**run.sh**
```bash
#!/bin/bash
# the make line also repeats each setting of config.mk as NAME=value (left out here)
make -C /OpenROAD-flow-scripts/flow DESIGN_CONFIG=/design/flow/config.mk WORK_HOME=/design/flow/orfs CLKGATE_MAP_FILE= finish
```
**constraint.sdc**
```tcl
create_clock -name core_clock -period 8.06 [get_ports {clk}]
set_input_delay 1.6120 -clock core_clock [delete_from_list [all_inputs] [get_ports {clk}]]
set_output_delay 1.6120 -clock core_clock [all_outputs]
set_load 0.01 [all_outputs]
```
**design.v**
```verilog
module DCT(input clk,
           input signed[11:0]a0,a1,a2,a3,a4,a5,a6,a7,
           output reg signed[11:0]b0,b1,b2,b3,b4,b5,b6,b7);
  wire [11:0] c1 = 12'b011111011000;
  wire [11:0] c2 = 12'b011101100100;
  wire [11:0] c3 = 12'b011010100110;
  wire [11:0] c4 = 12'b010110101000;
  wire [11:0] c5 = 12'b010001110001;
  wire [11:0] c6 = 12'b001100001111;
  wire [11:0] c7 = 12'b000110001111;
  wire signed [11:0] f07,f0_7,f16,f1_6,f25,f2_5,f34,f3_4;
  wire signed [11:0] f0734,f07_34,f1625,f16_25;
  wire signed [11:0] sum,diff;
  wire signed [11:0] x0,x1,x2,x3,x4,x5,x6,x7;
  wire signed[23:0]m8,m9,m10,m11,m12,m13,m14,m15,m16,m17,m18,m19,m20,m21,m22,m23,m24,m25,m26,m27;
  wire signed [23:0] m0,m1,m2,m3,m4,m5,m6,m7;
  reg [11:0] r0[7:0],r1[7:0],r2[7:0],r3[7:0],r4[7:0],r5[7:0],r6[7:0],r7 [7:0];
  wire [2:0] count = 0;
  add_sub B1(f07,f0_7,a0,a7);
  add_sub B2(f16,f1_6,a1,a6);
  add_sub B3(f25,f2_5,a2,a5);
  add_sub B4(f34,f3_4,a3,a4);
  add_sub B5(f0734,f07_34,f07,f34);
  add_sub B6(f1625,f16_25,f16,f25);
  add_sub B7(sum,diff,f0734,f1625);
  multiplier M1(m0,sum,c4);
  multiplier M2(m4,diff,c4);
  multiplier M3(m8,f07_34,c2);
  multiplier M4(m9,f16_25,c6);
  assign m2 = m8+m9;
  multiplier M5(m10,f07_34,c6);
  multiplier M6(m11,f16_25,c2);
  assign m6 = m10-m11;
  multiplier M7(m12,f0_7,c1);
  multiplier M8(m13,f0_7,c3);
  multiplier M9(m14,f0_7,c5);
  multiplier M10(m15,f0_7,c7);
  multiplier M11(m16,f1_6,c1);
  multiplier M12(m17,f1_6,c3);
  multiplier M13(m18,f1_6,c5);
  multiplier M14(m19,f1_6,c7);
  multiplier M15(m20,f2_5,c1);
  multiplier M16(m21,f2_5,c3);
  multiplier M17(m22,f2_5,c5);
  multiplier M18(m23,f2_5,c7);
  multiplier M19(m24,f3_4,c1);
  multiplier M20(m25,f3_4,c3);
  multiplier M21(m26,f3_4,c5);
  multiplier M22(m27,f3_4,c7);
  assign m1 = m12+m17+m22+m27;
  assign m3 = m13-m19-m20-m26;
  assign m5 = m14-m16+m23+m25;
  assign m7 = m15-m18+m21-m24;
  assign x0 = m0>>12;
  assign x1 = m1>>12;
  assign x2 = m2>>12;
  assign x3 = m3>>12;  
  assign x4 = m4>>12;
  assign x5 = m5>>12;
  assign x6 = m6>>12;
  assign x7 = m7>>12;
  always @(posedge clk)begin
    {b0,b1,b2,b3,b4,b5,b6,b7} <= {x0,x1,x2,x3,x4,x5,x6,x7};
  end
endmodule
module add_sub(
  output reg [11:0] sum,diff,                                           
  input [11:0] x,y                                                      
    );
always @(x or y)
begin
  sum=x+y;
  diff=x-y;
end
endmodule
module multiplier(
  output reg [23:0]out,
  input signed[11:0] x,y
);
  always @(x,y)begin
    out = x*y;
  end
endmodule
module block_mem(input clk,reset,wr,
		 input [11:0] in1,in2,in3,in4,in5,in6,in7,in8,
                 output reg [11:0] out0,out1,out2,out3,out4,out5,out6,out7
		);
  reg [11:0] mem_block[63:0];
reg [2:0] x,y;
  always@(posedge clk)
begin
	if(reset)
	begin
		x=0;
		y=0;
	end
	else if(wr==1)
	begin
      mem_block[(x*8)+0]<= in1;
      mem_block[(x*8)+1]<= in2;
      mem_block[(x*8)+2]<= in3;
      mem_block[(x*8)+3]<= in4;
      mem_block[(x*8)+4]<= in5;
      mem_block[(x*8)+5]<= in6;
      mem_block[(x*8)+6]<= in7;
      mem_block[(x*8)+7]<= in8;
		x<=x+1;
	end
  else if(wr==1'b0)
	begin
		out0 <=mem_block[y];
      out1 <=mem_block[8+y];
      out2 <=mem_block[16+y];
      out3 <=mem_block[24+y];
      out4 <=mem_block[32+y];
      out5 <=mem_block[40+y];
      out6 <=mem_block[48+y];
      out7 <=mem_block[56+y];
		y<= y+1;
	end
end
endmodule
module Full_DCT(input clk,wr_1,wr_2,reset,
           input [11:0]a0,a1,a2,a3,a4,a5,a6,a7,
           output signed[11:0]b0,b1,b2,b3,b4,b5,b6,b7);
  wire [11:0] r0,r1,r2,r3,r4,r5,r6,r7;
  DCT uut(clk,a0,a1,a2,a3,a4,a5,a6,a7,r0,r1,r2,r3,r4,r5,r6,r7);
  reg [11:0] R0,R1,R2,R3,R4,R5,R6,R7;
  wire [11:0] m10,m11,m12,m13,m14,m15,m16,m17;
  wire [11:0] m20,m21,m22,m23,m24,m25,m26,m27;
  reg dwr_1,dwr_2;
  always @(posedge clk)begin
    dwr_1 <= wr_1;
  end
  block_mem M1(clk,reset,dwr_1,
               r0,r1,r2,r3,r4,r5,r6,r7,
		       m10,m11,m12,m13,m14,m15,m16,m17
		      );
  always @(*) begin
    case(dwr_1)
      1'b0 : begin
            R0 = m10;
            R1 = m11;
            R2 = m12;
            R3 = m13;
            R4 = m14;
            R5 = m15;
            R6 = m16;
            R7 = m17;
      end
      default :begin
            R0 = 0;
            R1 = 0;
            R2 = 0;
            R3 = 0;
            R4 = 0;
            R5 = 0;
            R6 = 0;
            R7 = 0;
      end
      endcase
  end
  DCT uut1(clk,R0,R1,R2,R3,R4,R5,R6,R7,b0,b1,b2,b3,b4,b5,b6,b7);
endmodule
```
**config.mk**
```make
export PLATFORM = sky130hd
export DESIGN_NAME = Full_DCT
export DESIGN_NICKNAME = Full_DCT
export VERILOG_FILES = /design/flow/design.v
export SDC_FILE = /design/flow/constraint.sdc
export NUM_CORES = 4
export LEC_CHECK = 0
export CAP_MARGIN = 20
export CORE_ASPECT_RATIO = 0.53
export CORE_MARGIN = 2
export CORE_UTILIZATION = 70
export CTS_CLUSTER_SIZE = 37
export HOLD_SLACK_MARGIN = 0.29
export PLACE_DENSITY_LB_ADDON = 0.18
export SETUP_SLACK_MARGIN = 2.23
export SLEW_MARGIN = 20
```
==> impl_metrics.json, run 1 <==
{
  "port_buffers": 194,
  "fp_util_pct": 70.2,
  "topCombFamilyByArea": "adder cells",
  "clk_path_buf_depth": 3,
  "synth_top_area_share_pct": 26.4,
  "gp_congestion": 1.17,
  "synth_cell_types": 94,
  "ff_type": "edfxtp_1",
  "xor_share_pct": 6.95,
  "cts_max_level": 3,
  "async_reset_ff_share_pct": 0,
  "yosysChipArea_um2": 161000,
  "grt_overflow": 1183,
  "synthTopCellsByCount": "inv_1 (3765), ha_1 (2846), fa_1 (2126)",
  "cts_hold_buf": 0,
  "clock_sinks": 1063,
  "area_leaders": "fa_1 (26%), ha_1 (22%), edfxtp_1 (16%), inv_1 (8.8%), xnor2_1 (5.1%)",
  "synthAdderAreaFrac_pct": 48.6,
  "ioPinCount": 196,
  "failing_step": "global routing",
  "die_x_um": 663,
  "cts_inserted_buffers": 91,
  "dieHeight_um": 353,
  "most_common_cell": "inv_1",
  "dp_hpwl_mm": 547,
  "core_um2": 229000,
  "placementRows": 128,
  "status": "stopped before the end",
  "synth_nets": 20350,
  "aoi_share_pct": 7.56,
  "edf_count": 864,
  "post-place-cells": 22416,
  "synth_area_um2": 161000,
  "simple_gate_share_pct": 5.61,
  "netlist_instances": 15278,
  "track_usage_pct": 77.1,
  "top_area_cell": "fa_1",
  "synth_flops": 1063,
  "synth_warnings": 5,
  "error": "[ERROR GRT-0232] Routing congestion too high. Check the congestion heatmap in the GUI.",
  "ctsRootBufferMaster": "clkbuf_16",
  "ys_cells": 15278,
  "avgSynthCellArea_um2": 10.5,
  "ys_seq_share_pct": 18.6,
  "placed_area_um2": 199000,
  "mux_share_pct": 3.66,
  "chip_area_um2": 234000
}
routing by layer:
metal | GRT overflow | track usage (%)
met5 | 13 | 45.8
met2 | 530 | 89.3
met1 | 149 | 83.3
met3 | 149 | 68.9
met4 | 342 | 56.3
stage by stage:
| step | hold slack (ps) | util, % | setup slack (ps) |
|---|---|---|---|
| 2_1_floorplan | 492 | - | -3650 |
| 3_3_place_gp | 526 | 87.0 | -4750 |
| 3_5_place_dp | 562 | 87.0 | -4950 |
| 4_1_cts | 584 | 90.4 | -3810 |
repair_timing:
| item | 4_1_cts |
|---|---|
| pin swaps | 398 |
| gates resized | 762 |
| setup endpoints to repair | 192 |
| setup buffers | 152 |
| cloned | 1 |
==> run 2, diff against run 1 <==
- ABC_AREA: not set -> 0
- CORE_ASPECT_RATIO: 0.53 -> 1.35
- CTS_CLUSTER_DIAMETER: not set -> 246
- CTS_CLUSTER_SIZE: 37 -> 24
- GPL_ROUTABILITY_DRIVEN: not set -> 1
- PLACE_DENSITY_LB_ADDON: 0.18 -> 0.16
- SETUP_SLACK_MARGIN: 2.23 -> -0.75
- TNS_END_PERCENT: not set -> 100
- clock period: 8.06 -> 9.33 ns (I/O delays scaled with it)
==> run 2 against run 1 <==
The flow again stops in global routing; synthesized area is the same; die size is essentially flat; synthesized cell count is the same.
==> impl_metrics.json, run 2 <==
{
  "ioPinCount": 196,
  "avgSynthCellArea_um2": 10.5,
  "synthTopCellsByCount": "inv_1 (3765), ha_1 (2846), fa_1 (2126)",
  "core_um2": 229000,
  "top_area_cell": "fa_1",
  "synth_warnings": 5,
  "async_reset_ff_share_pct": 0,
  "clock_sinks": 1063,
  "ys_seq_share_pct": 18.6,
  "track_usage_pct": 63.7,
  "status": "stopped before the end",
  "ff_type": "edfxtp_1",
  "yosysChipArea_um2": 161000,
  "dp_hpwl_mm": 488,
  "error": "[ERROR GRT-0116] Global routing finished with congestion. Check the congestion regions in the DRC Viewer.",
  "netlist_instances": 15278,
  "gp_congestion": 1.14,
  "synthAdderAreaFrac_pct": 48.6,
  "placed_area_um2": 197000,
  "synth_cell_types": 94,
  "area_leaders": "fa_1 (26%), ha_1 (22%), edfxtp_1 (16%), inv_1 (8.8%), xnor2_1 (5.1%)",
  "placementRows": 204,
  "failing_step": "global routing",
  "fp_util_pct": 70.4,
  "aoi_share_pct": 7.56,
  "synth_area_um2": 161000,
  "cts_max_level": 2,
  "xor_share_pct": 6.95,
  "cts_hold_buf": 0,
  "edf_count": 864,
  "simple_gate_share_pct": 5.61,
  "synth_top_area_share_pct": 26.4,
  "mux_share_pct": 3.66,
  "die_x_um": 417,
  "ctsRootBufferMaster": "clkbuf_16",
  "post-place-cells": 22041,
  "cts_inserted_buffers": 50,
  "synth_flops": 1063,
  "grt_overflow": 39,
  "synth_nets": 20350,
  "ys_cells": 15278,
  "port_buffers": 194,
  "clk_path_buf_depth": 3,
  "topCombFamilyByArea": "adder cells",
  "most_common_cell": "inv_1",
  "pre_cts_ws_ps": -3950,
  "dieHeight_um": 561,
  "chip_area_um2": 234000
}
==> run 2: routing by layer <==
layer | overflow | global-route usage [%]
met4 | 21 | 70.3
met2 | 18 | 90.5
met5 | 0 | 7.94
met3 | 0 | 36.2
met1 | 0 | 60.5
==> run 2: repair_timing <==
action | 4_1_cts
buffers inserted | 132
gates cloned | 1
endpoints found under the setup margin | 126
resized | 728
pin swaps | 387
==> run 3, diff against run 2 <==
- ABC_AREA: 0 -> not set
- CAP_MARGIN: 20 -> 40
- CELL_PAD_IN_SITES_DETAIL_PLACEMENT: not set -> 1
- CORE_ASPECT_RATIO: 1.35 -> not set
- CORE_MARGIN: 2 -> 7
- CORE_UTILIZATION: 70 -> 67
- CTS_CLUSTER_DIAMETER: 246 -> 270
- CTS_CLUSTER_SIZE: 24 -> not set
- GPL_TIMING_DRIVEN: not set -> 0
- HOLD_SLACK_MARGIN: 0.29 -> not set
- MAX_ROUTING_LAYER: not set -> met4
- PLACE_DENSITY: not set -> 0.63
- PLACE_DENSITY_LB_ADDON: 0.16 -> not set
- SETUP_SLACK_MARGIN: -0.75 -> 1.08
- SLEW_MARGIN: 20 -> 30
- TNS_END_PERCENT: 100 -> 40
- clock period: 9.33 -> 8.19 ns (I/O delays scaled with it)
==> run 3 against run 2 <==
The flow stops in detailed placement; synthesized cell count unchanged; synthesized area unchanged; die size up 8.7%.
==> impl_metrics.json, run 3 <==
{
  "ioPinCount": 196,
  "dieHeight_um": 504,
  "status": "stopped before the end",
  "area_leaders": "fa_1 (26%), ha_1 (22%), edfxtp_1 (16%), inv_1 (8.8%), xnor2_1 (5.1%)",
  "placementRows": 179,
  "topCombFamilyByArea": "adder cells",
  "die_x_um": 504,
  "netlist_instances": 15278,
  "synth_area_um2": 161000,
  "ys_cells": 15278,
  "most_common_cell": "inv_1",
  "error": "[ERROR DPL-0033] detailed placement checks failed during check placement.",
  "xor_share_pct": 6.95,
  "core_um2": 238000,
  "fp_util_pct": 67.6,
  "chip_area_um2": 254000,
  "gp_congestion": 1.05,
  "synth_top_area_share_pct": 26.4,
  "synth_cell_types": 94,
  "async_reset_ff_share_pct": 0,
  "edf_count": 864,
  "avgSynthCellArea_um2": 10.5,
  "synth_warnings": 5,
  "top_area_cell": "fa_1",
  "synthAdderAreaFrac_pct": 48.6,
  "ff_type": "edfxtp_1",
  "port_buffers": 194,
  "aoi_share_pct": 7.56,
  "mux_share_pct": 3.66,
  "synthTopCellsByCount": "inv_1 (3765), ha_1 (2846), fa_1 (2126)",
  "simple_gate_share_pct": 5.61,
  "yosysChipArea_um2": 161000,
  "synth_flops": 1063,
  "failing_step": "detailed placement",
  "synth_nets": 20350,
  "ys_seq_share_pct": 18.6
}
## run 3: through the flow
step	setup TNS, ps	std cells	setup slack (ps)	hold slack, ps
floorplan	-976970	15278	-3540	492
global placement	-2954160	18639	-8810	509
==> run 4, diff against run 3 <==
- ABC_AREA: not set -> 1
- CAP_MARGIN: 40 -> 5
- CELL_PAD_IN_SITES_DETAIL_PLACEMENT: 1 -> not set
- CORE_MARGIN: 7 -> 2
- CORE_UTILIZATION: 67 -> 71
- CTS_CLUSTER_DIAMETER: 270 -> 210
- CTS_CLUSTER_SIZE: not set -> 72
- GPL_ROUTABILITY_DRIVEN: 1 -> not set
- GPL_TIMING_DRIVEN: 0 -> not set
- PLACE_DENSITY: 0.63 -> 0.35
- SETUP_SLACK_MARGIN: 1.08 -> 1.87
- SLEW_MARGIN: 30 -> 40
- TNS_END_PERCENT: 40 -> not set
- clock period: 8.19 -> 7.12 ns (I/O delays scaled with it)
==> run 4 against run 3 <==
The flow stops in global routing; synthesized cell count increased by 20%; synthesized area rose by 3.5%; die size fell by 6.1%.
==> impl_metrics.json, run 4 <==
{
  "edf_count": 864,
  "synth_cell_types": 71,
  "status": "stopped before the end",
  "cts_hold_buf": 0,
  "area_leaders": "fa_1 (26%), ha_1 (21%), edfxtp_1 (16%), inv_1 (10%), xor2_1 (4.8%)",
  "port_buffers": 194,
  "core_um2": 233000,
  "grt_overflow": 6009,
  "cts_inserted_buffers": 24,
  "synthAdderAreaFrac_pct": 46.9,
  "placementRows": 177,
  "synthTopCellsByCount": "inv_1 (4485), ha_1 (2846), fa_1 (2126)",
  "placed_area_um2": 214000,
  "ff_type": "edfxtp_1",
  "track_usage_pct": 92.3,
  "ys_seq_share_pct": 18.0,
  "yosysChipArea_um2": 167000,
  "synth_nets": 23339,
  "die_x_um": 489,
  "aoi_share_pct": 9.10,
  "ys_cells": 18267,
  "dp_hpwl_mm": 556,
  "top_area_cell": "fa_1",
  "netlist_instances": 18267,
  "fp_util_pct": 71.5,
  "most_common_cell": "inv_1",
  "synth_flops": 1063,
  "ctsRootBufferMaster": "clkbuf_16",
  "topCombFamilyByArea": "adder cells",
  "xor_share_pct": 6.61,
  "gp_congestion": 1.19,
  "ioPinCount": 196,
  "mux_share_pct": 0.0180,
  "synth_top_area_share_pct": 25.5,
  "synth_area_um2": 167000,
  "async_reset_ff_share_pct": 0,
  "clk_path_buf_depth": 3,
  "clock_sinks": 1063,
  "simple_gate_share_pct": 8.74,
  "dieHeight_um": 489,
  "synth_warnings": 5,
  "failing_step": "global routing",
  "cts_max_level": 1,
  "chip_area_um2": 239000,
  "avgSynthCellArea_um2": 9.13,
  "error": "[ERROR GRT-0116] Global routing finished with congestion. Check the congestion regions in the DRC Viewer."
}
-- run 4: what timing repair did --
item	CTS
endpoints found under the setup margin	192
buffers inserted	277
gates cloned	3
resized	1370
pin swaps	862
endpoints found under the hold margin	0
-- run 4: metal layers --
| metal | track usage [%] | overflow |
|---|---|---|
| met3 | 80.5 | 276 |
| met4 | 96.8 | 1381 |
| met1 | 86.1 | 239 |
| met5 | - | - |
| met2 | 106 | 4113 |
-- run 4: per-stage QoR --
| step | worst slack (ps) | cells | TNS [ps] |
|---|---|---|---|
| floorplan | -3380 | 18267 | -299040 |
| global placement | -4220 | 25973 | -532550 |
| detailed placement | -4640 | 25975 | -597720 |
| CTS | -3740 | 26299 | -449560 |
==> run 5, diff against run 4 <==
- ABC_AREA: 1 -> not set
- CAP_MARGIN: 5 -> 20
- CORE_UTILIZATION: 71 -> 64
- CTS_CLUSTER_DIAMETER: 210 -> not set
- CTS_CLUSTER_SIZE: 72 -> 10
- MAX_ROUTING_LAYER: met4 -> not set
- PLACE_DENSITY: 0.35 -> not set
- SETUP_SLACK_MARGIN: 1.87 -> 2.36
- SLEW_MARGIN: 40 -> 20
- TNS_END_PERCENT: not set -> 20
- clock period: 7.12 -> 8.06 ns (I/O delays scaled with it)
==> run 5 against run 4 <==
The run again fails in global routing; synthesized cell count decreased by 16%; synthesized area decreased by 3.4%; die size increased by 7.1%.
==> impl_metrics.json, run 5 <==
{
  "status": "stopped before the end",
  "failing_step": "global routing",
  "error": "[ERROR GRT-0116] Global routing finished with congestion. Check the congestion regions in the DRC Viewer.",
  "ctsRootBufferMaster": "clkbuf_16",
  "track_usage_pct": 60.9,
  "synth_nets": 20350,
  "most_common_cell": "inv_1",
  "synthTopCellsByCount": "inv_1 (3765), ha_1 (2846), fa_1 (2126)",
  "clock_sinks": 1063,
  "ioPinCount": 196,
  "topCombFamilyByArea": "adder cells",
  "simple_gate_share_pct": 5.61,
  "gp_congestion": 1.05,
  "avgSynthCellArea_um2": 10.5,
  "placementRows": 184,
  "synthAdderAreaFrac_pct": 48.6,
  "placed_area_um2": 199000,
  "synth_flops": 1063,
  "xor_share_pct": 6.95,
  "edf_count": 864,
  "core_um2": 251000,
  "synth_warnings": 5,
  "area_leaders": "fa_1 (26%), ha_1 (22%), edfxtp_1 (16%), inv_1 (8.8%), xnor2_1 (5.1%)",
  "synth_top_area_share_pct": 26.4,
  "dieHeight_um": 506,
  "ff_type": "edfxtp_1",
  "cts_inserted_buffers": 121,
  "cts_hold_buf": 0,
  "die_x_um": 506,
  "aoi_share_pct": 7.56,
  "top_area_cell": "fa_1",
  "async_reset_ff_share_pct": 0,
  "fp_util_pct": 64.2,
  "cts_max_level": 3,
  "synth_area_um2": 161000,
  "netlist_instances": 15278,
  "synth_cell_types": 94,
  "dp_hpwl_mm": 489,
  "clk_path_buf_depth": 3,
  "chip_area_um2": 256000,
  "port_buffers": 194,
  "mux_share_pct": 3.66,
  "grt_overflow": 222,
  "yosysChipArea_um2": 161000,
  "ys_cells": 15278,
  "ys_seq_share_pct": 18.6
}
## run 5: per-stage QoR
stage / std cells / setup slack (ps) / hold WS, ps / TNS, ps
after floorplan: 15278 / -3650 / 492 / -1015960
after global placement: 22603 / -5060 / 511 / -462580
after detailed placement: 22603 / -5030 / 595 / -503610
after CTS: 22984 / -3570 / 483 / -380960
## run 5: repair_timing
item | 4_1_cts
setup buffers | 154
resized | 694
endpoints found under the hold margin | 0
gates cloned | 3
setup endpoints to repair | 192
pin swaps | 351
## run 5: layer usage
metal,GRT overflow,track usage (%)
met3,11,37.2
met1,7,63.6
met4,101,52.9
met2,103,83.7
met5,0,18.7
==> run 6, diff against run 5 <==
- ABC_AREA: not set -> 1
- CORE_UTILIZATION: 64 -> 52
- CTS_CLUSTER_DIAMETER: not set -> 393
- CTS_CLUSTER_SIZE: 10 -> not set
- SETUP_SLACK_MARGIN: 2.36 -> not set
- TNS_END_PERCENT: 20 -> not set
- clock period: 8.06 -> 7.56 ns (I/O delays scaled with it)
==> run 6 against run 5 <==
The layout now fails its checks (setup timing); synthesized area grew 3.5%; synthesized cell count grew 20%; die size grew 27%.
==> impl_metrics.json, run 6 <==
{
  "status": "complete, but fails checks",
  "violations": "setup timing",
  "synthAdderAreaFrac_pct": 46.9,
  "cap_viol_max_count": 0,
  "yosysChipArea_um2": 167000,
  "arrival_ps": 11270,
  "drtPass1Iterations": 6,
  "r2r_slack_ps": -3080,
  "async_reset_ff_share_pct": 0,
  "synth_area_um2": 167000,
  "gp_congestion": 1.04,
  "fp_util_pct": 52.3,
  "via_count": 142696,
  "ys_cells": 18267,
  "topCombFamilyByArea": "adder cells",
  "routedWlPerCell_um": 21.4,
  "simple_gate_share_pct": 8.74,
  "synth_nets": 23339,
  "track_usage_pct": 36.3,
  "highest_layer": "met5",
  "ioPinCount": 196,
  "slowest_stage": "fa_2",
  "top_area_cell": "fa_1",
  "fin_crit_sh_pct": 141,
  "chip_area_um2": 325000,
  "wl_met3_mm": 35.5,
  "core_um2": 319000,
  "hold_depth": 2,
  "worstPathRequired_ps": 8200,
  "hold_class": "reg -> reg",
  "aoi_share_pct": 9.10,
  "synth_flops": 1063,
  "critPathKind": "reg -> reg",
  "slew-limit-headroom_pct": 32.3,
  "crit_cells": 49,
  "reg2reg_from": "dwr_1$_DFF_P_",
  "hold_end": "M1.x[0]$_SDFFE_PP0P_",
  "grt_pass1_wl_mm": 876,
  "most_common_cell": "inv_1",
  "finalHoldViolCount": 0,
  "clk_pin_slew_ps": 70,
  "die_x_um": 570,
  "synth_top_area_share_pct": 25.5,
  "rsz0062_at_grt": "true",
  "post-place-cells": 27250,
  "dieHeight_um": 570,
  "ys_seq_share_pct": 18.0,
  "final.setup.tns_ps": -365050,
  "slew_viol_final": 0,
  "cp-start-kind": "flip-flop",
  "netlist_instances": 18267,
  "placementRows": 207,
  "cts_hold_buf": 0,
  "drc": 0,
  "clk_latency_ps": 810,
  "cts_inserted_buffers": 104,
  "crit_buf_inv": 13,
  "crit_family": "adder cells",
  "edf_count": 864,
  "synth_warnings": 5,
  "instances_no_fill": 27792,
  "fin_nets": 28509,
  "antenna_found_initial": 40,
  "xor_share_pct": 6.61,
  "cp-startpoint": "dwr_1$_DFF_P_",
  "port_buffers": 194,
  "warnings": 352,
  "skew_ps": 159,
  "fin_ws_ps": -3080,
  "ant_nets": 0,
  "ctsRootBufferMaster": "clkbuf_16",
  "avgSynthCellArea_um2": 9.13,
  "endpoint": "uut1.b1[11]$_DFF_P_",
  "wl_met1_mm": 243,
  "synth_cell_types": 71,
  "ff_type": "edfxtp_1",
  "holdWs_ps": 542,
  "max_stage_delay_ps": 620,
  "routed-wl-met2_mm": 277,
  "synthTopCellsByCount": "inv_1 (4485), ha_1 (2846), fa_1 (2126)",
  "timing.rr.end": "uut1.b1[11]$_DFF_P_",
  "area_leaders": "fa_1 (26%), ha_1 (21%), edfxtp_1 (16%), inv_1 (10%), xor2_1 (4.8%)",
  "setup_violations": 192,
  "area_growth_syn_to_layout_pct": 37.8,
  "hp-start": "M1.x[0]$_SDFFE_PP0P_",
  "dp_hpwl_mm": 512,
  "mux_share_pct": 0.0180,
  "min_period_ps": 10640,
  "fmax_mhz": 94.0,
  "cts_max_level": 3,
  "grt_max_degree": 182,
  "cp-end-kind": "flip-flop",
  "critical_path.max_fanout": 7,
  "drt_wl_total_mm": 596,
  "drt_iter0_drc": 9475,
  "via_per_inst": 5.13,
  "worst-slew-pin-transition_ps": 1020,
  "r2r_cells": 49,
  "clk_path_buf_depth": 3,
  "first_global_vias": 144283,
  "grt_overflow": 0,
  "clock_sinks": 1063,
  "tritoncts": "yes"
}
## run 6: timing repair
action	in CTS	in global routing
pin swaps	306	815
cloned	2	0
resized	542	1176
endpoints found under the setup margin	192	192
buffers inserted	100	190
## run 6: cell type report
type	count	area (µm²)
diodes	84	210
clock buffers	140	2940
clock inverters	57	823
fillers	24645	88900
inverters	4496	17100
multi-input cells	12478	131000
flip-flops and latches	1063	29900
well taps	4180	5230
repair buffers	5294	42100
## run 6: routing by layer
metal | track usage (%) | up-vias
met5 | 0 | -
met4 | 19.7 | 24
met3 | 4.90 | 939
met2 | 60.0 | 3780
met1 | 45.9 | 69536
li1 | - | 68417
## run 6: per-stage QoR
stage	instance area (µm²)	setup slack [ps]	util [%]
after CTS	223000	-3010	69.9
final	230000	-3080	72.1
after floorplan	173000	-3050	-
after detailed placement	216000	-4180	67.9
after global placement	216000	-4090	67.9
after global routing	230000	-3390	72.1
==> run 7, diff against run 6 <==
- ABC_AREA: 1 -> not set
- CORE_UTILIZATION: 52 -> 72
- CTS_CLUSTER_DIAMETER: 393 -> 91
- clock period: 7.56 -> 12.8 ns (I/O delays scaled with it)
==> run 7 against run 6 <==
Die size shrank 30%; the flow now stops in global routing; synthesized cell count shrank 16%; synthesized area shrank 3.4%.
==> impl_metrics.json, run 7 <==
{
  "synth_top_area_share_pct": 26.4,
  "yosysChipArea_um2": 161000,
  "synthTopCellsByCount": "inv_1 (3765), ha_1 (2846), fa_1 (2126)",
  "pre_cts_ws_ps": -1780,
  "ys_cells": 15278,
  "ff_type": "edfxtp_1",
  "track_usage_pct": 68.0,
  "synth_warnings": 5,
  "synthAdderAreaFrac_pct": 48.6,
  "netlist_instances": 15278,
  "port_buffers": 194,
  "status": "stopped before the end",
  "most_common_cell": "inv_1",
  "synth_cell_types": 94,
  "mux_share_pct": 3.66,
  "core_um2": 222000,
  "fp_util_pct": 72.4,
  "async_reset_ff_share_pct": 0,
  "area_leaders": "fa_1 (26%), ha_1 (22%), edfxtp_1 (16%), inv_1 (8.8%), xnor2_1 (5.1%)",
  "clk_path_buf_depth": 3,
  "synth_area_um2": 161000,
  "top_area_cell": "fa_1",
  "cts_hold_buf": 0,
  "dp_hpwl_mm": 435,
  "grt_overflow": 328,
  "topCombFamilyByArea": "adder cells",
  "edf_count": 864,
  "aoi_share_pct": 7.56,
  "ioPinCount": 196,
  "chip_area_um2": 227000,
  "placementRows": 173,
  "ctsRootBufferMaster": "clkbuf_16",
  "xor_share_pct": 6.95,
  "error": "[ERROR GRT-0232] Routing congestion too high. Check the congestion heatmap in the GUI.",
  "dieHeight_um": 477,
  "failing_step": "global routing",
  "clock_sinks": 1063,
  "die_x_um": 477,
  "avgSynthCellArea_um2": 10.5,
  "synth_nets": 20350,
  "cts_inserted_buffers": 101,
  "gp_congestion": 1.08,
  "cts_max_level": 3,
  "synth_flops": 1063,
  "simple_gate_share_pct": 5.61,
  "ys_seq_share_pct": 18.6
}
[run 7: metrics by stage]
stage               std cells  area [µm²]
floorplan               15278      161000
global placement        19645      177000
CTS                     19869      181000
detailed placement      19645      177000
[run 7: repair_timing]
action,in CTS
setup buffers,36
gates resized,183
setup endpoints to repair,36
endpoints found under the hold margin,0
pin swaps,99
gates cloned,0
[run 7: layer usage]
metal	GRT overflow	global-route usage, %
met1	15	70.3
met2	167	86.4
met4	124	61.5
met3	21	50.4
met5	1	23.5
==> run 8, diff against run 7 <==
- CAP_MARGIN: 20 -> 15
- CTS_CLUSTER_DIAMETER: 91 -> 358
- CTS_CLUSTER_SIZE: not set -> 37
- HOLD_SLACK_MARGIN: not set -> -0.08
- PLACE_DENSITY: not set -> 0.64
- clock period: 12.8 -> 9.98 ns (I/O delays scaled with it)
==> run 8 against run 7 <==
The run again fails in global routing; die size unchanged; synthesized cell count unchanged; synthesized area is the same.
==> impl_metrics.json, run 8 <==
{
  "edf_count": 864,
  "ctsRootBufferMaster": "clkbuf_16",
  "netlist_instances": 15278,
  "synthTopCellsByCount": "inv_1 (3765), ha_1 (2846), fa_1 (2126)",
  "clock_sinks": 1063,
  "dieHeight_um": 477,
  "track_usage_pct": 76.1,
  "error": "[ERROR GRT-0116] Global routing finished with congestion. Check the congestion regions in the DRC Viewer.",
  "port_buffers": 194,
  "clk_path_buf_depth": 3,
  "synth_flops": 1063,
  "area_leaders": "fa_1 (26%), ha_1 (22%), edfxtp_1 (16%), inv_1 (8.8%), xnor2_1 (5.1%)",
  "yosysChipArea_um2": 161000,
  "xor_share_pct": 6.95,
  "aoi_share_pct": 7.56,
  "core_um2": 222000,
  "placed_area_um2": 193000,
  "fp_util_pct": 72.4,
  "die_x_um": 477,
  "placementRows": 173,
  "ys_cells": 15278,
  "ff_type": "edfxtp_1",
  "synth_area_um2": 161000,
  "synth_warnings": 5,
  "failing_step": "global routing",
  "top_area_cell": "fa_1",
  "synth_top_area_share_pct": 26.4,
  "ys_seq_share_pct": 18.6,
  "synth_nets": 20350,
  "status": "stopped before the end",
  "mux_share_pct": 3.66,
  "cts_max_level": 2,
  "gp_congestion": 1.11,
  "synth_cell_types": 94,
  "dp_hpwl_mm": 489,
  "simple_gate_share_pct": 5.61,
  "grt_overflow": 2542,
  "async_reset_ff_share_pct": 0,
  "avgSynthCellArea_um2": 10.5,
  "topCombFamilyByArea": "adder cells",
  "chip_area_um2": 227000,
  "ioPinCount": 196,
  "cts_inserted_buffers": 34,
  "pre_cts_ws_ps": -3340,
  "most_common_cell": "inv_1",
  "synthAdderAreaFrac_pct": 48.6
}
run 8: through the flow:
stage,util [%],cells,setup TNS [ps]
3_3_place_gp,86.8,21562,-193600
4_1_cts,89.9,21799,-98240
3_5_place_dp,86.8,21563,-243630
2_1_floorplan,-,15278,-485790
run 8: per-layer routing:
layer,GRT usage (%),GRT overflow
met5,33.3,11
met3,57.9,105
met4,73.2,720
met1,76.0,100
met2,95.6,1606
run 8: repair_timing:
| item | CTS |
|---|---|
| pin swaps | 514 |
| gates cloned | 1 |
| hold buffers | 0 |
| resized | 968 |
| endpoints found under the setup margin | 138 |
| setup buffers | 191 |
==> run 9, diff against run 8 <==
- CAP_MARGIN: 15 -> 20
- CORE_UTILIZATION: 72 -> 68
- CTS_CLUSTER_DIAMETER: 358 -> not set
- CTS_CLUSTER_SIZE: 37 -> not set
- HOLD_SLACK_MARGIN: -0.08 -> not set
- PLACE_DENSITY: 0.64 -> not set
- clock period: 9.98 -> 11.2 ns (I/O delays scaled with it)
==> run 9 against run 8 <==
The flow again stops in global routing; die size increased by 5.8%; synthesized cell count unchanged; synthesized area unchanged.
==> impl_metrics.json, run 9 <==
{
  "status": "stopped before the end",
  "failing_step": "global routing",
  "error": "[ERROR GRT-0116] Global routing finished with congestion. Check the congestion regions in the DRC Viewer.",
  "synth_area_um2": 161000,
  "fp_util_pct": 68.4,
  "synth_top_area_share_pct": 26.4,
  "placed_area_um2": 188000,
  "synth_warnings": 5,
  "yosysChipArea_um2": 161000,
  "dieHeight_um": 491,
  "track_usage_pct": 66.0,
  "ctsRootBufferMaster": "clkbuf_16",
  "post-place-cells": 21150,
  "grt_overflow": 341,
  "xor_share_pct": 6.95,
  "clk_path_buf_depth": 3,
  "edf_count": 864,
  "area_leaders": "fa_1 (26%), ha_1 (22%), edfxtp_1 (16%), inv_1 (8.8%), xnor2_1 (5.1%)",
  "chip_area_um2": 241000,
  "cts_inserted_buffers": 99,
  "aoi_share_pct": 7.56,
  "ys_seq_share_pct": 18.6,
  "ff_type": "edfxtp_1",
  "port_buffers": 194,
  "cts_max_level": 3,
  "topCombFamilyByArea": "adder cells",
  "ys_cells": 15278,
  "top_area_cell": "fa_1",
  "placementRows": 178,
  "core_um2": 235000,
  "async_reset_ff_share_pct": 0,
  "clock_sinks": 1063,
  "synthTopCellsByCount": "inv_1 (3765), ha_1 (2846), fa_1 (2126)",
  "dp_hpwl_mm": 474,
  "synth_nets": 20350,
  "synth_cell_types": 94,
  "mux_share_pct": 3.66,
  "ioPinCount": 196,
  "die_x_um": 491,
  "simple_gate_share_pct": 5.61,
  "avgSynthCellArea_um2": 10.5,
  "gp_congestion": 1.07,
  "netlist_instances": 15278,
  "synthAdderAreaFrac_pct": 48.6,
  "synth_flops": 1063,
  "most_common_cell": "inv_1"
}
==> run 9: stage by stage <==
| stage | setup WS (ps) | hold WS, ps | utilization, % | setup TNS (ps) |
|---|---|---|---|---|
| after CTS | -1190 | 550 | 83.3 | -17390 |
| after floorplan | -1130 | 492 | - | -234080 |
| after detailed placement | -2310 | 550 | 80.0 | -111100 |
| after global placement | -1970 | 516 | 80.0 | -84760 |
==> run 9: routing by layer <==
metal  global-route usage (%)  overflow
met2                     86.5       172
met3                     45.9        35
met5                     21.6         3
met1                     67.8        20
met4                     59.9       111
==> run 9: timing repair <==
action / in CTS
hold endpoints to repair: 0
buffers inserted: 153
cloned: 2
gates resized: 740
setup endpoints to repair: 98
hold buffers: 0
pin swaps: 351
==> run 10, diff against run 9 <==
- CORE_UTILIZATION: 68 -> 71
- CTS_CLUSTER_DIAMETER: not set -> 197
- GPL_ROUTABILITY_DRIVEN: not set -> 1
- MAX_ROUTING_LAYER: not set -> met5
- SETUP_SLACK_MARGIN: not set -> 5.0
- clock period: 11.2 -> 23.8 ns (I/O delays scaled with it)
==> run 10 against run 9 <==
Synthesized cell count stayed put; synthesized area stayed put; the layout now fails its checks (capacitance limit, slew limit); die size is 4.2% lower.
==> impl_metrics.json, run 10 <==
{
  "seq_area_um2": 29900,
  "slew-limit-headroom_pct": -25.5,
  "synth_top_area_share_pct": 26.4,
  "cts_hold_buf": 0,
  "area_growth_syn_to_layout_pct": 6.61,
  "endpoint": "uut.b5[11]$_DFF_P_",
  "cpMostUsedCell": "fa_1",
  "placementRows": 174,
  "instances_no_fill": 18760,
  "crit_buf_inv": 10,
  "reg2reg_from": "dwr_1$_DFF_P_",
  "routedWlPerCell_um": 27.9,
  "most_common_cell": "inv_1",
  "chip_area_um2": 231000,
  "via_per_inst": 6.28,
  "port_buffers": 194,
  "synth_nets": 20350,
  "async_reset_ff_share_pct": 0,
  "yosysChipArea_um2": 161000,
  "die_x_um": 480,
  "ys_cells": 15278,
  "drt_wl_total_mm": 524,
  "topCombFamilyByArea": "adder cells",
  "synth_warnings": 5,
  "fillers": 14565,
  "gp_congestion": 1.05,
  "ant_nets": 0,
  "crit_family": "adder cells",
  "mux_share_pct": 3.66,
  "drt_iter0_drc": 13176,
  "status": "complete, but fails checks",
  "cp-start-kind": "primary input",
  "fin_crit_sh_pct": 74.7,
  "fmax_mhz": 56.2,
  "hold_depth": 0,
  "drtPass1Iterations": 9,
  "cp-end-kind": "flip-flop",
  "slowest_stage": "o41ai_1",
  "area_leaders": "fa_1 (26%), ha_1 (22%), edfxtp_1 (16%), inv_1 (8.8%), xnor2_1 (5.1%)",
  "fin_util_pct": 76.2,
  "r2r_slack_ps": 8170,
  "slew_viol_final": 21,
  "dieHeight_um": 480,
  "clock_sinks": 1063,
  "setup_violations": 0,
  "ioPinCount": 196,
  "xor_share_pct": 6.95,
  "via_count": 117825,
  "hold_class": "reg -> reg",
  "core_um2": 225000,
  "clk_pin_slew_ps": 100,
  "netlist_instances": 15278,
  "simple_gate_share_pct": 5.61,
  "arrival_ps": 18380,
  "synth_area_um2": 161000,
  "cap_viol_max_count": 4,
  "crit_cells": 42,
  "hp-start": "uut.b7[0]$_DFF_P_",
  "timing.rr.end": "uut1.b5[11]$_DFF_P_",
  "clk_latency_ps": 840,
  "cts_inserted_buffers": 96,
  "r2r_cells": 42,
  "grt_pass1_wl_mm": 762,
  "violations": "capacitance limit, slew limit",
  "antenna_found_initial": 49,
  "synthTopCellsByCount": "inv_1 (3765), ha_1 (2846), fa_1 (2126)",
  "min_period_ps": 17780,
  "first_global_vias": 123701,
  "max_stage_delay_ps": 1040,
  "clk_path_buf_depth": 3,
  "ys_seq_share_pct": 18.6,
  "cp-startpoint": "a5[1]",
  "holdWs_ps": 535,
  "edf_count": 864,
  "fin_nets": 20690,
  "dp_hpwl_mm": 398,
  "final.setup.tns_ps": 0,
  "synth_cell_types": 94,
  "synth_flops": 1063,
  "aoi_share_pct": 7.56,
  "ff_type": "edfxtp_1",
  "avgSynthCellArea_um2": 10.5,
  "top_area_cell": "fa_1",
  "finalHoldViolCount": 0,
  "cts_setup_buffers": 0,
  "cts_resized": 0,
  "fp_util_pct": 71.5,
  "worstPathRequired_ps": 24400,
  "grt_overflow": 0,
  "warnings": 344,
  "synthAdderAreaFrac_pct": 48.6,
  "post-place-cells": 18504,
  "hold_end": "M1.mem_block[63][0]$_DFFE_PP_",
  "ctsRootBufferMaster": "clkbuf_16",
  "logic_area_um2": 117000,
  "skew_ps": 124,
  "tritoncts": "yes",
  "worst-slew-pin-transition_ps": 1880,
  "critical_path.max_fanout": 43,
  "rsz0062_at_grt": "false",
  "grt_max_degree": 182,
  "cts_max_level": 3,
  "critPathKind": "in -> reg",
  "drc": 0,
  "track_usage_pct": 44.7
}
## run 10: cell type report
class	instances	share of cell area, %
clock buffers	113	1.46
clock inverters	68	0.540
diodes	67	0.0977
repair buffers	356	1.92
inverters	3771	8.25
multi-input cells	10330	68.1
flip-flops and latches	1063	17.4
well taps	2992	2.18
## run 10: metal layers
| metal | global-route usage, % | routed length [µm] | part of all wire, % | up-vias |
|---|---|---|---|---|
| met3 | 10.4 | 55000 | 10 | 2323 |
| met2 | 69.8 | 232000 | 44 | 7385 |
| met4 | 34.5 | 54900 | 10 | 30 |
| li1 | - | - | - | 50364 |
| met5 | 0.0829 | 412 | 0.079 | - |
| met1 | 53.7 | 182000 | 35 | 57723 |
## run 10: stage by stage
stage	instance area [µm²]	setup slack, ps
final	172000	6020
after global routing	172000	5610
after CTS	171000	6340
after detailed placement	168000	5770
after global placement	168000	6060
after floorplan	161000	7440
==> run 11, diff against run 10 <==
- CORE_UTILIZATION: 71 -> 57
- CTS_CLUSTER_DIAMETER: 197 -> not set
- GPL_ROUTABILITY_DRIVEN: 1 -> not set
- MAX_ROUTING_LAYER: met5 -> not set
- SETUP_SLACK_MARGIN: 5.0 -> not set
- clock period: 23.8 -> 11.1 ns (I/O delays scaled with it)
==> run 11 against run 10 <==
The layout fails its checks (setup timing); critical path type unchanged; die size rose by 24%; synthesized area did not move.
==> impl_metrics.json, run 11 <==
{
  "critPathKind": "in -> reg",
  "hold_depth": 0,
  "routed-wl-met2_mm": 265,
  "ctsRootBufferMaster": "clkbuf_16",
  "timing.rr.end": "uut1.b3[11]$_DFF_P_",
  "grt_overflow": 0,
  "setup_violations": 52,
  "cts_hold_buf": 0,
  "die_x_um": 535,
  "track_usage_pct": 39.2,
  "area_growth_syn_to_layout_pct": 25.5,
  "worstPathRequired_ps": 11720,
  "cts_max_level": 3,
  "violations": "setup timing",
  "port_buffers": 194,
  "synthTopCellsByCount": "inv_1 (3765), ha_1 (2846), fa_1 (2126)",
  "cts_inserted_buffers": 95,
  "fin_nets": 23675,
  "fin_crit_sh_pct": 108,
  "topCombFamilyByArea": "adder cells",
  "top_area_cell": "fa_1",
  "highest_layer": "met5",
  "warnings": 342,
  "first_global_vias": 136434,
  "xor_share_pct": 6.95,
  "logic_area_um2": 123000,
  "yosysChipArea_um2": 161000,
  "synth_warnings": 5,
  "chip_area_um2": 287000,
  "skew_ps": 93.5,
  "cp-start-kind": "primary input",
  "slew-limit-headroom_pct": 20.2,
  "simple_gate_share_pct": 5.61,
  "clk_pin_slew_ps": 70,
  "antenna_found_initial": 31,
  "tritoncts": "yes",
  "edf_count": 864,
  "r2r_cells": 46,
  "slowest_stage": "fa_1",
  "ioPinCount": 196,
  "critical_path.max_fanout": 3,
  "ant_nets": 0,
  "ys_cells": 15278,
  "synth_cell_types": 94,
  "mux_share_pct": 3.66,
  "dieHeight_um": 535,
  "crit_cells": 43,
  "wl_met3_mm": 37.9,
  "dp_hpwl_mm": 462,
  "clk_latency_ps": 810,
  "worst-slew-pin-transition_ps": 1200,
  "fin_ws_ps": -920,
  "core_um2": 282000,
  "most_common_cell": "inv_1",
  "async_reset_ff_share_pct": 0,
  "arrival_ps": 12640,
  "area_leaders": "fa_1 (26%), ha_1 (22%), edfxtp_1 (16%), inv_1 (8.8%), xnor2_1 (5.1%)",
  "cp-startpoint": "a5[5]",
  "ff_type": "edfxtp_1",
  "via_per_inst": 5.59,
  "aoi_share_pct": 7.56,
  "r2r_slack_ps": -670,
  "via_count": 125491,
  "fmax_mhz": 83.2,
  "rsz0062_at_grt": "true",
  "max_stage_delay_ps": 550,
  "holdWs_ps": 530,
  "status": "complete, but fails checks",
  "placementRows": 195,
  "finalHoldViolCount": 0,
  "grt_max_degree": 102,
  "hold_class": "reg -> reg",
  "reg2reg_from": "dwr_1$_DFF_P_",
  "cpMostUsedCell": "fa_1",
  "clock_sinks": 1063,
  "endpoint": "uut.b5[11]$_DFF_P_",
  "slew_viol_final": 0,
  "drt_wl_total_mm": 564,
  "synth_area_um2": 161000,
  "drc": 0,
  "hp-start": "uut.b5[1]$_DFF_P_",
  "routedWlPerCell_um": 25.1,
  "gp_congestion": 1.03,
  "grt_pass1_wl_mm": 835,
  "drtPass1Iterations": 8,
  "avgSynthCellArea_um2": 10.5,
  "hold_end": "M1.mem_block[37][1]$_DFFE_PP_",
  "synth_flops": 1063,
  "drt_iter0_drc": 9875,
  "post-place-cells": 22083,
  "min_period_ps": 12020,
  "fp_util_pct": 57.2,
  "synth_nets": 20350,
  "cap_viol_max_count": 0,
  "crit_family": "adder cells",
  "synth_top_area_share_pct": 26.4,
  "fin_area_um2": 202000,
  "ys_seq_share_pct": 18.6,
  "seq_area_um2": 29900,
  "clk_path_buf_depth": 3,
  "placed_area_um2": 192000,
  "fillers": 19986,
  "instances_no_fill": 22459,
  "wl_met1_mm": 209,
  "netlist_instances": 15278,
  "cp-end-kind": "flip-flop",
  "synthAdderAreaFrac_pct": 48.6,
  "crit_buf_inv": 12
}
## run 11: stage by stage
stage               setup slack, ps  TNS [ps]  util, %
floorplan                     -1210   -254020        -
global placement              -2250    -99280     68.1
detailed placement            -2390   -113850     68.1
CTS                           -1030    -18280     70.9
global route                  -1210    -33890     71.7
finish                         -920    -19160     71.7
## run 11: cell type report
class / instances / area share [%]
tap: 3743 / 2.32
clock inverter: 58 / 0.382
clock buffer: 119 / 1.26
timing repair buffer: 3342 / 13.2
sequential: 1063 / 14.8
multi-input combinational: 10330 / 60.9
antenna: 33 / 0.0409
inverter: 3771 / 7.06
## run 11: what timing repair did
item | 4_1_cts | 5_1_grt
setup buffers | 150 | 54
endpoints found under the setup margin | 90 | 93
pin swaps | 404 | 389
gates cloned | 0 | 1
resized | 780 | 361
endpoints found under the hold margin | 0 | 0
## run 11: routing by layer
layer / global-route usage (%) / vias to the layer above
met5: 0 / -
met4: 27.9 / 18
met3: 5.65 / 1737
met2: 65.4 / 5267
met1: 46.7 / 62201
li1: - / 56268
==> run 12, diff against run 11 <==
- CORE_UTILIZATION: 57 -> 64
- CTS_CLUSTER_SIZE: not set -> 10
- SETUP_SLACK_MARGIN: not set -> -0.45
- TNS_END_PERCENT: not set -> 20
- clock period: 11.1 -> 8.78 ns (I/O delays scaled with it)
==> run 12 against run 11 <==
The flow now stops in global routing; die size fell by 11%; synthesized area did not move; synthesized cell count did not move.
==> impl_metrics.json, run 12 <==
{
  "grt_overflow": 31,
  "topCombFamilyByArea": "adder cells",
  "aoi_share_pct": 7.56,
  "xor_share_pct": 6.95,
  "edf_count": 864,
  "gp_congestion": 1.06,
  "netlist_instances": 15278,
  "area_leaders": "fa_1 (26%), ha_1 (22%), edfxtp_1 (16%), inv_1 (8.8%), xnor2_1 (5.1%)",
  "synth_area_um2": 161000,
  "ys_seq_share_pct": 18.6,
  "ff_type": "edfxtp_1",
  "synth_nets": 20350,
  "yosysChipArea_um2": 161000,
  "simple_gate_share_pct": 5.61,
  "mux_share_pct": 3.66,
  "chip_area_um2": 256000,
  "cts_inserted_buffers": 138,
  "error": "[ERROR GRT-0116] Global routing finished with congestion. Check the congestion regions in the DRC Viewer.",
  "fp_util_pct": 64.2,
  "track_usage_pct": 61.7,
  "failing_step": "global routing",
  "clock_sinks": 1063,
  "placementRows": 184,
  "avgSynthCellArea_um2": 10.5,
  "clk_path_buf_depth": 4,
  "most_common_cell": "inv_1",
  "ioPinCount": 196,
  "dp_hpwl_mm": 487,
  "async_reset_ff_share_pct": 0,
  "synth_top_area_share_pct": 26.4,
  "synth_cell_types": 94,
  "pre_cts_ws_ps": -4530,
  "synth_warnings": 5,
  "top_area_cell": "fa_1",
  "status": "stopped before the end",
  "ctsRootBufferMaster": "clkbuf_16",
  "synthAdderAreaFrac_pct": 48.6,
  "cts_max_level": 4,
  "dieHeight_um": 506,
  "synth_flops": 1063,
  "synthTopCellsByCount": "inv_1 (3765), ha_1 (2846), fa_1 (2126)",
  "core_um2": 251000,
  "port_buffers": 194,
  "die_x_um": 506,
  "ys_cells": 15278
}
run 12: timing repair:
action | CTS
endpoints found under the setup margin | 162
buffers inserted | 82
resized | 501
hold endpoints to repair | 0
pin swaps | 249
hold buffers | 0
run 12: layer usage:
metal,global-route usage (%),overflow
met2,82.3,8
met1,63.3,1
met5,20.7,0
met3,39.7,4
met4,58.1,18
run 12: per-stage QoR:
stage                     cell area, µm²  cells  hold slack [ps]
after floorplan                   163000  15278              492
after global placement            197000  22466              514
after detailed placement          197000  22466              582
after CTS                         204000  22757              546
==> run 13, diff against run 12 <==
- CORE_UTILIZATION: 64 -> 70
- CTS_CLUSTER_SIZE: 10 -> 34
- SETUP_SLACK_MARGIN: -0.45 -> 2.85
- TNS_END_PERCENT: 20 -> not set
- clock period: 8.78 -> 10.9 ns (I/O delays scaled with it)
==> run 13 against run 12 <==
Synthesized cell count unchanged; die size decreased by 8.5%; the run again fails in global routing; synthesized area unchanged.
==> impl_metrics.json, run 13 <==
{
  "synthAdderAreaFrac_pct": 48.6,
  "synthTopCellsByCount": "inv_1 (3765), ha_1 (2846), fa_1 (2126)",
  "cts_max_level": 3,
  "dp_hpwl_mm": 474,
  "fp_util_pct": 70.2,
  "clock_sinks": 1063,
  "yosysChipArea_um2": 161000,
  "avgSynthCellArea_um2": 10.5,
  "top_area_cell": "fa_1",
  "ioPinCount": 196,
  "ff_type": "edfxtp_1",
  "netlist_instances": 15278,
  "die_x_um": 484,
  "clk_path_buf_depth": 3,
  "dieHeight_um": 484,
  "simple_gate_share_pct": 5.61,
  "area_leaders": "fa_1 (26%), ha_1 (22%), edfxtp_1 (16%), inv_1 (8.8%), xnor2_1 (5.1%)",
  "synth_top_area_share_pct": 26.4,
  "synth_cell_types": 94,
  "ys_cells": 15278,
  "port_buffers": 194,
  "core_um2": 229000,
  "edf_count": 864,
  "cts_inserted_buffers": 101,
  "mux_share_pct": 3.66,
  "topCombFamilyByArea": "adder cells",
  "cts_hold_buf": 0,
  "failing_step": "global routing",
  "track_usage_pct": 73.2,
  "most_common_cell": "inv_1",
  "placementRows": 176,
  "async_reset_ff_share_pct": 0,
  "xor_share_pct": 6.95,
  "gp_congestion": 1.09,
  "ctsRootBufferMaster": "clkbuf_16",
  "ys_seq_share_pct": 18.6,
  "synth_area_um2": 161000,
  "error": "[ERROR GRT-0116] Global routing finished with congestion. Check the congestion regions in the DRC Viewer.",
  "grt_overflow": 1859,
  "synth_warnings": 5,
  "aoi_share_pct": 7.56,
  "synth_nets": 20350,
  "synth_flops": 1063,
  "chip_area_um2": 234000,
  "status": "stopped before the end"
}
-- run 13: through the flow --
stage | setup WS, ps | cells | util (%) | setup TNS, ps | instance area, µm²
after floorplan | -1370 | 15278 | - | -292120 | 163000
after global placement | -2500 | 21141 | 82.6 | -104340 | 189000
after detailed placement | -2830 | 21142 | 82.6 | -134540 | 189000
after CTS | -1390 | 21455 | 86.1 | -32470 | 197000
-- run 13: what timing repair did --
item                                    4_1_cts
gates resized                               778
buffers inserted                            122
endpoints found under the setup margin      191
pin swaps                                   375
-- run 13: layer usage --
metal	track usage, %	GRT overflow
met5	31.1	3
met4	66.6	588
met3	55.7	57
met2	92.3	1161
met1	74.5	50
==> run 14, diff against run 13 <==
- CORE_UTILIZATION: 70 -> 72
- CTS_CLUSTER_SIZE: 34 -> not set
- SETUP_SLACK_MARGIN: 2.85 -> not set
- TNS_END_PERCENT: not set -> 20
- clock period: 10.9 -> 10.2 ns (I/O delays scaled with it)
==> run 14 against run 13 <==
The flow again stops in global routing; die size shrank 2.8%; synthesized cell count stayed put; synthesized area did not move.
==> impl_metrics.json, run 14 <==
{
  "error": "[ERROR GRT-0116] Global routing finished with congestion. Check the congestion regions in the DRC Viewer.",
  "mux_share_pct": 3.66,
  "fp_util_pct": 72.4,
  "post-place-cells": 21529,
  "ctsRootBufferMaster": "clkbuf_16",
  "simple_gate_share_pct": 5.61,
  "placementRows": 173,
  "async_reset_ff_share_pct": 0,
  "core_um2": 222000,
  "synth_nets": 20350,
  "area_leaders": "fa_1 (26%), ha_1 (22%), edfxtp_1 (16%), inv_1 (8.8%), xnor2_1 (5.1%)",
  "synth_warnings": 5,
  "synth_top_area_share_pct": 26.4,
  "ff_type": "edfxtp_1",
  "synthAdderAreaFrac_pct": 48.6,
  "ys_cells": 15278,
  "grt_overflow": 4294,
  "synth_flops": 1063,
  "failing_step": "global routing",
  "yosysChipArea_um2": 161000,
  "aoi_share_pct": 7.56,
  "top_area_cell": "fa_1",
  "most_common_cell": "inv_1",
  "synth_area_um2": 161000,
  "gp_congestion": 1.11,
  "cts_inserted_buffers": 99,
  "synth_cell_types": 94,
  "edf_count": 864,
  "xor_share_pct": 6.95,
  "synthTopCellsByCount": "inv_1 (3765), ha_1 (2846), fa_1 (2126)",
  "clock_sinks": 1063,
  "port_buffers": 194,
  "die_x_um": 477,
  "track_usage_pct": 81.5,
  "cts_hold_buf": 0,
  "status": "stopped before the end",
  "cts_max_level": 3,
  "dp_hpwl_mm": 487,
  "topCombFamilyByArea": "adder cells",
  "dieHeight_um": 477,
  "netlist_instances": 15278,
  "avgSynthCellArea_um2": 10.5,
  "clk_path_buf_depth": 3,
  "ys_seq_share_pct": 18.6,
  "chip_area_um2": 227000,
  "ioPinCount": 196
}
-- run 14: layer usage --
layer / global-route usage (%) / GRT overflow
met5: 46.8 / 19
met4: 78.8 / 1056
met3: 67.8 / 168
met2: 99.7 / 2863
met1: 79.0 / 188
-- run 14: repair_timing --
item	CTS
hold endpoints to repair	0
buffers inserted	113
setup endpoints to repair	129
pin swaps	325
gates resized	717
gates cloned	1
-- run 14: per-stage QoR --
step | utilization [%] | setup WS, ps | hold slack (ps) | TNS, ps | area [µm²]
after detailed placement | 86.6 | -3300 | 589 | -207320 | 193000
after CTS | 90.0 | -1930 | 563 | -101330 | 200000
after global placement | 86.6 | -2890 | 508 | -160610 | 193000
after floorplan | - | -1930 | 492 | -435750 | 163000
==> run 15, diff against run 14 <==
- CORE_UTILIZATION: 72 -> 65
- SETUP_SLACK_MARGIN: not set -> 2.85
- TNS_END_PERCENT: 20 -> not set
- clock period: 10.2 -> 15.0 ns (I/O delays scaled with it)
==> run 15 against run 14 <==
The run now finishes clean; die size grew 11%; synthesized area unchanged; synthesized cell count did not move.
==> impl_metrics.json, run 15 <==
{
  "topCombFamilyByArea": "adder cells",
  "synth_flops": 1063,
  "synthAdderAreaFrac_pct": 48.6,
  "synth_top_area_share_pct": 26.4,
  "async_reset_ff_share_pct": 0,
  "tritoncts": "yes",
  "drt_wl_total_mm": 494,
  "ant_nets": 0,
  "fin_nets": 21095,
  "cp-start-kind": "primary input",
  "antenna_found_initial": 23,
  "via_count": 114534,
  "xor_share_pct": 6.95,
  "cts_max_level": 3,
  "fin_area_um2": 180000,
  "crit_buf_inv": 11,
  "reg2reg_from": "dwr_1$_DFF_P_",
  "cpMostUsedCell": "fa_1",
  "chip_area_um2": 252000,
  "crit_family": "adder cells",
  "clk_path_buf_depth": 3,
  "synth_area_um2": 161000,
  "gp_congestion": 1.03,
  "ctsRootBufferMaster": "clkbuf_16",
  "first_global_vias": 121306,
  "arrival_ps": 13760,
  "avgSynthCellArea_um2": 10.5,
  "fin_util_pct": 73.3,
  "r2r_slack_ps": 3100,
  "drc": 0,
  "use_met3_pct": 5.18,
  "hp-start": "uut.b3[1]$_DFF_P_",
  "grt_max_degree": 144,
  "grt_overflow": 0,
  "top_area_cell": "fa_1",
  "hold_depth": 0,
  "synth_warnings": 5,
  "dp_hpwl_mm": 395,
  "fp_util_pct": 65.4,
  "min_period_ps": 13120,
  "area_growth_syn_to_layout_pct": 12.0,
  "cp-end-kind": "flip-flop",
  "clk_pin_slew_ps": 80,
  "routedWlPerCell_um": 25.3,
  "post-place-cells": 18936,
  "ioPinCount": 196,
  "fillers": 17085,
  "endpoint": "uut.b3[11]$_DFF_P_",
  "instances_no_fill": 19476,
  "cts_inserted_buffers": 99,
  "worstPathRequired_ps": 15650,
  "netlist_instances": 15278,
  "r2r_cells": 47,
  "worst-slew-pin-transition_ps": 1170,
  "finalHoldViolCount": 0,
  "area_leaders": "fa_1 (26%), ha_1 (22%), edfxtp_1 (16%), inv_1 (8.8%), xnor2_1 (5.1%)",
  "drtPass1Iterations": 6,
  "placementRows": 182,
  "synthTopCellsByCount": "inv_1 (3765), ha_1 (2846), fa_1 (2126)",
  "rsz0062_at_grt": "true",
  "timing.rr.end": "uut1.b1[11]$_DFF_P_",
  "edf_count": 864,
  "critical_path.max_fanout": 3,
  "final.setup.tns_ps": 0,
  "cts_hold_buf": 0,
  "clock_sinks": 1063,
  "cp-startpoint": "a6[1]",
  "skew_ps": 132,
  "ys_seq_share_pct": 18.6,
  "grt_busiest_layer": "met2",
  "crit_cells": 43,
  "fin_crit_sh_pct": 87.4,
  "status": "timing/DRC/antenna clean",
  "pre_cts_ws_ps": 168,
  "max_stage_delay_ps": 610,
  "mux_share_pct": 3.66,
  "port_buffers": 194,
  "most_common_cell": "inv_1",
  "fin_ws_ps": 1880,
  "warnings": 347,
  "synth_nets": 20350,
  "ff_type": "edfxtp_1",
  "yosysChipArea_um2": 161000,
  "die_x_um": 502,
  "hold_end": "M1.mem_block[3][1]$_DFFE_PP_",
  "core_um2": 246000,
  "ys_cells": 15278,
  "via_per_inst": 5.88,
  "holdWs_ps": 520,
  "setup_violations": 0,
  "simple_gate_share_pct": 5.61,
  "clk_latency_ps": 820,
  "critPathKind": "in -> reg",
  "track_usage_pct": 38.9,
  "placed_area_um2": 170000,
  "dieHeight_um": 502,
  "aoi_share_pct": 7.56,
  "grt_use_met2_pct": 63.2,
  "synth_cell_types": 94,
  "grt_pass1_wl_mm": 729,
  "gr-usage-met1_pct": 48.6,
  "hold_class": "reg -> reg",
  "seq_area_um2": 29900,
  "slew-limit-headroom_pct": 21.8,
  "slew_viol_final": 0,
  "drt_iter0_drc": 8942,
  "cap_viol_max_count": 0,
  "logic_area_um2": 121000,
  "slowest_stage": "fa_2",
  "fmax_mhz": 76.2
}
==> run 15: what timing repair did <==
| action | 4_1_cts | 5_1_grt |
|---|---|---|
| setup endpoints to repair | 88 | 74 |
| pin swaps | 227 | 289 |
| cloned | 0 | 1 |
| buffers inserted | 165 | 131 |
| resized | 551 | 451 |
==> run 15: final cells by class <==
cell class	instances	share of cell area (%)
diodes	54	0.0749
clock buffers	119	1.45
clock inverters	69	0.527
inverters	3771	7.94
multi-input cells	10330	67.3
flip-flops and latches	1063	16.6
well taps	3312	2.30
repair buffers	758	3.78
==> run 15: routing by layer <==
layer	wire [µm]	vias up
met5	138	-
met4	44500	20
met3	36600	1251
met2	226000	4856
met1	186000	57285
li1	-	51122
==> run 16, diff against run 15 <==
- CORE_UTILIZATION: 65 -> 72
- CTS_CLUSTER_SIZE: not set -> 10
- SETUP_SLACK_MARGIN: 2.85 -> 4.1
- TNS_END_PERCENT: not set -> 10
- clock period: 15.0 -> 13.9 ns (I/O delays scaled with it)
==> run 16 against run 15 <==
The run now fails in global routing; synthesized cell count is the same; synthesized area is the same; die size shrank 9.6%.
==> impl_metrics.json, run 16 <==
{
  "clk_path_buf_depth": 3,
  "die_x_um": 477,
  "synth_area_um2": 161000,
  "most_common_cell": "inv_1",
  "synth_cell_types": 94,
  "mux_share_pct": 3.66,
  "dieHeight_um": 477,
  "gp_congestion": 1.04,
  "avgSynthCellArea_um2": 10.5,
  "cts_hold_buf": 0,
  "failing_step": "global routing",
  "yosysChipArea_um2": 161000,
  "synth_warnings": 5,
  "ioPinCount": 196,
  "simple_gate_share_pct": 5.61,
  "synth_nets": 20350,
  "cts_max_level": 3,
  "synthTopCellsByCount": "inv_1 (3765), ha_1 (2846), fa_1 (2126)",
  "core_um2": 222000,
  "synthAdderAreaFrac_pct": 48.6,
  "netlist_instances": 15278,
  "track_usage_pct": 64.8,
  "xor_share_pct": 6.95,
  "status": "stopped before the end",
  "dp_hpwl_mm": 428,
  "synth_top_area_share_pct": 26.4,
  "ys_seq_share_pct": 18.6,
  "top_area_cell": "fa_1",
  "synth_flops": 1063,
  "topCombFamilyByArea": "adder cells",
  "ys_cells": 15278,
  "ctsRootBufferMaster": "clkbuf_16",
  "clock_sinks": 1063,
  "cts_inserted_buffers": 121,
  "port_buffers": 194,
  "error": "[ERROR GRT-0232] Routing congestion too high. Check the congestion heatmap in the GUI.",
  "ff_type": "edfxtp_1",
  "aoi_share_pct": 7.56,
  "placementRows": 173,
  "fp_util_pct": 72.4,
  "grt_overflow": 116,
  "async_reset_ff_share_pct": 0,
  "area_leaders": "fa_1 (26%), ha_1 (22%), edfxtp_1 (16%), inv_1 (8.8%), xnor2_1 (5.1%)",
  "edf_count": 864,
  "chip_area_um2": 227000
}
## run 16: per-layer routing
metal	GRT usage, %	GRT overflow
met1	66.8	0
met2	84.3	61
met3	45.2	6
met4	58.7	49
met5	25.6	0
## run 16: through the flow
| stage | area (µm²) | setup slack, ps | instances | TNS (ps) |
|---|---|---|---|---|
| detailed placement | 172000 | -600 | 18898 | -2130 |
| global placement | 172000 | -150 | 18898 | -448 |
| floorplan | 163000 | 1030 | 15278 | 0 |
| CTS | 180000 | 858 | 19272 | 0 |
## run 16: timing repair
action                                  4_1_cts
pin swaps                                   291
endpoints found under the setup margin      174
buffers inserted                            151
endpoints found under the hold margin         0
resized                                     588
